## job 101
// cordic_dds
module cordic_dds #(
 parameter OUT_WIDTH = 16,
 parameter OUT_REGISTER_EN = 1,
 parameter FREQ_WORD_INIITIAL = 32'h6D3A06,  
 parameter PHASE_WORD_INIITIAL = 0,
 parameter K = 16'h4DBA
)(
 input                      clk,
 input                      rst_n,
 input                      cfg_vld,
 input      [31:0]          cfg_freq_word,
 input      [31:0]          cfg_phase_word,
 output reg                 sig_vld_o,
 output     [OUT_WIDTH-1:0] sin_o,
 output     [OUT_WIDTH-1:0] cos_o
    );
clock: 3.04 ns
lec_check: 0
cap_margin: 20
cell_pad_in_sites_global_placement: 0
core_margin: 2
core_utilization: 72
cts_cluster_diameter: 228
gpl_timing_driven: 1
slew_margin: 5
tns_end_percent: 90
run.sh (not shown) runs the stock make flow with config.mk's settings and CLKGATE_MAP_FILE=.
Job 101 did not finish; a tool error ended it in global routing (5_1_grt).
Changes in job 102 relative to job 101:
Settings: GPL_TIMING_DRIVEN no longer set, was 1; PLACE_DENSITY now 0.74, previously not set; TNS_END_PERCENT no longer set, was 90; CELL_PAD_IN_SITES_GLOBAL_PLACEMENT no longer set, was 0; SLEW_MARGIN now 20, was 5; CORE_UTILIZATION now 26, was 72; CTS_CLUSTER_DIAMETER no longer set, was 228; the clock period (ns, I/O delays scaled along) now 5.0, was 3.04.
### Flow results
Job 102 completed every stage of the flow, and the final layout passed the timing, design-rule and antenna checks. Cts-stage hold buffer count: higher on job 101. Job 102 ended with more die area than job 101. Number of cells produced by synthesis: job 102 vs job 101 — no meaningful difference. Taking job 101 over job 102, the routability congestion estimate ratio works out to 1.10.
[inputs] job 103 vs job 102
Settings: SLEW_MARGIN changed from 20 to 40; SETUP_SLACK_MARGIN newly set to 0.1; ABC_AREA newly set to 1; CORE_UTILIZATION changed from 26 to 54; CELL_PAD_IN_SITES_DETAIL_PLACEMENT newly set to 2; GPL_ROUTABILITY_DRIVEN newly set to 0; GPL_TIMING_DRIVEN newly set to 0; CTS_CLUSTER_SIZE newly set to 18; MIN_ROUTING_LAYER newly set to met2.
Results
detailed placement (3_5_place_dp): job 103 exited with error. Job 103 against job 102: post-synthesis instance area has increased, post-synth area from yosys stat has increased, number of standard cells after synthesis has increased, post-synthesis cell count from yosys has increased, mean post-synth cell area has decreased.
Modified inputs, job 104 compared to job 103
Settings: SETUP_SLACK_MARGIN no longer set, was 0.1; SLEW_MARGIN now 20, was 40; MIN_ROUTING_LAYER no longer set, was met2; GPL_TIMING_DRIVEN no longer set, was 0; CTS_CLUSTER_SIZE no longer set, was 18; CORE_UTILIZATION now 72, was 54; ABC_AREA no longer set, was 1; CELL_PAD_IN_SITES_DETAIL_PLACEMENT no longer set, was 2; GPL_ROUTABILITY_DRIVEN no longer set, was 0; CTS_CLUSTER_DIAMETER now 207, previously not set; PLACE_DENSITY now 0.62, was 0.74; the clock period (ns, I/O delays scaled along) now 3.24, was 5.0.
Findings:
Job 104 completed end to end; final checks failed (setup timing). Compared with job 103, in job 104 sequential share of the synthesized area picked up an extra 4.2 points; area share of and-or/or-and cells after synthesis increased by 5.8 points relative to the old numbers; core area now sits lower; total cells reported by yosys after synthesis dropped 32%. Compared with job 103, in job 104 synthesized instance count went down by 32%, xor and xnor area share after synthesis increased by 3.2 points relative to the old numbers, summed standard-cell area reported by yosys now smaller, adder-cell share of the synthesized area climbed 2.1 points, post-synthesis cell area lower.

## old
cordic_dds again, from the RTL that the note above started with.
Settings: LEC_CHECK=0, CAP_MARGIN=20, CELL_PAD_IN_SITES_GLOBAL_PLACEMENT=0, CORE_MARGIN=2, CORE_UTILIZATION=70, GPL_TIMING_DRIVEN=1, SLEW_MARGIN=5, TNS_END_PERCENT=90; clock period 3.65 ns.
Looking at the reports, old completed the entire flow and the layout it produced met the timing, design-rule and antenna checks.
Modified inputs, new compared to old
- putting PLACE_DENSITY at 0.66 where nothing was set
- clearing CELL_PAD_IN_SITES_GLOBAL_PLACEMENT, which used to be 0
- swapping 5 for 20 in SLEW_MARGIN
- clearing GPL_TIMING_DRIVEN, which used to be 1
- swapping 70 for 72 in CORE_UTILIZATION
- clearing TNS_END_PERCENT, which used to be 90
- swapping 20 for 15 in CAP_MARGIN
- swapping 3.65 for 3.24 in the clock period (ns, I/O delays scaled along)
==> comparison <==
- Final checks on new, whose flow otherwise completed, came back failing, citing setup timing.
- Compared with old, new ends up with more cell area.
- Compared with old, new shows a pre-CTS setup slack that is 87 ps lower.
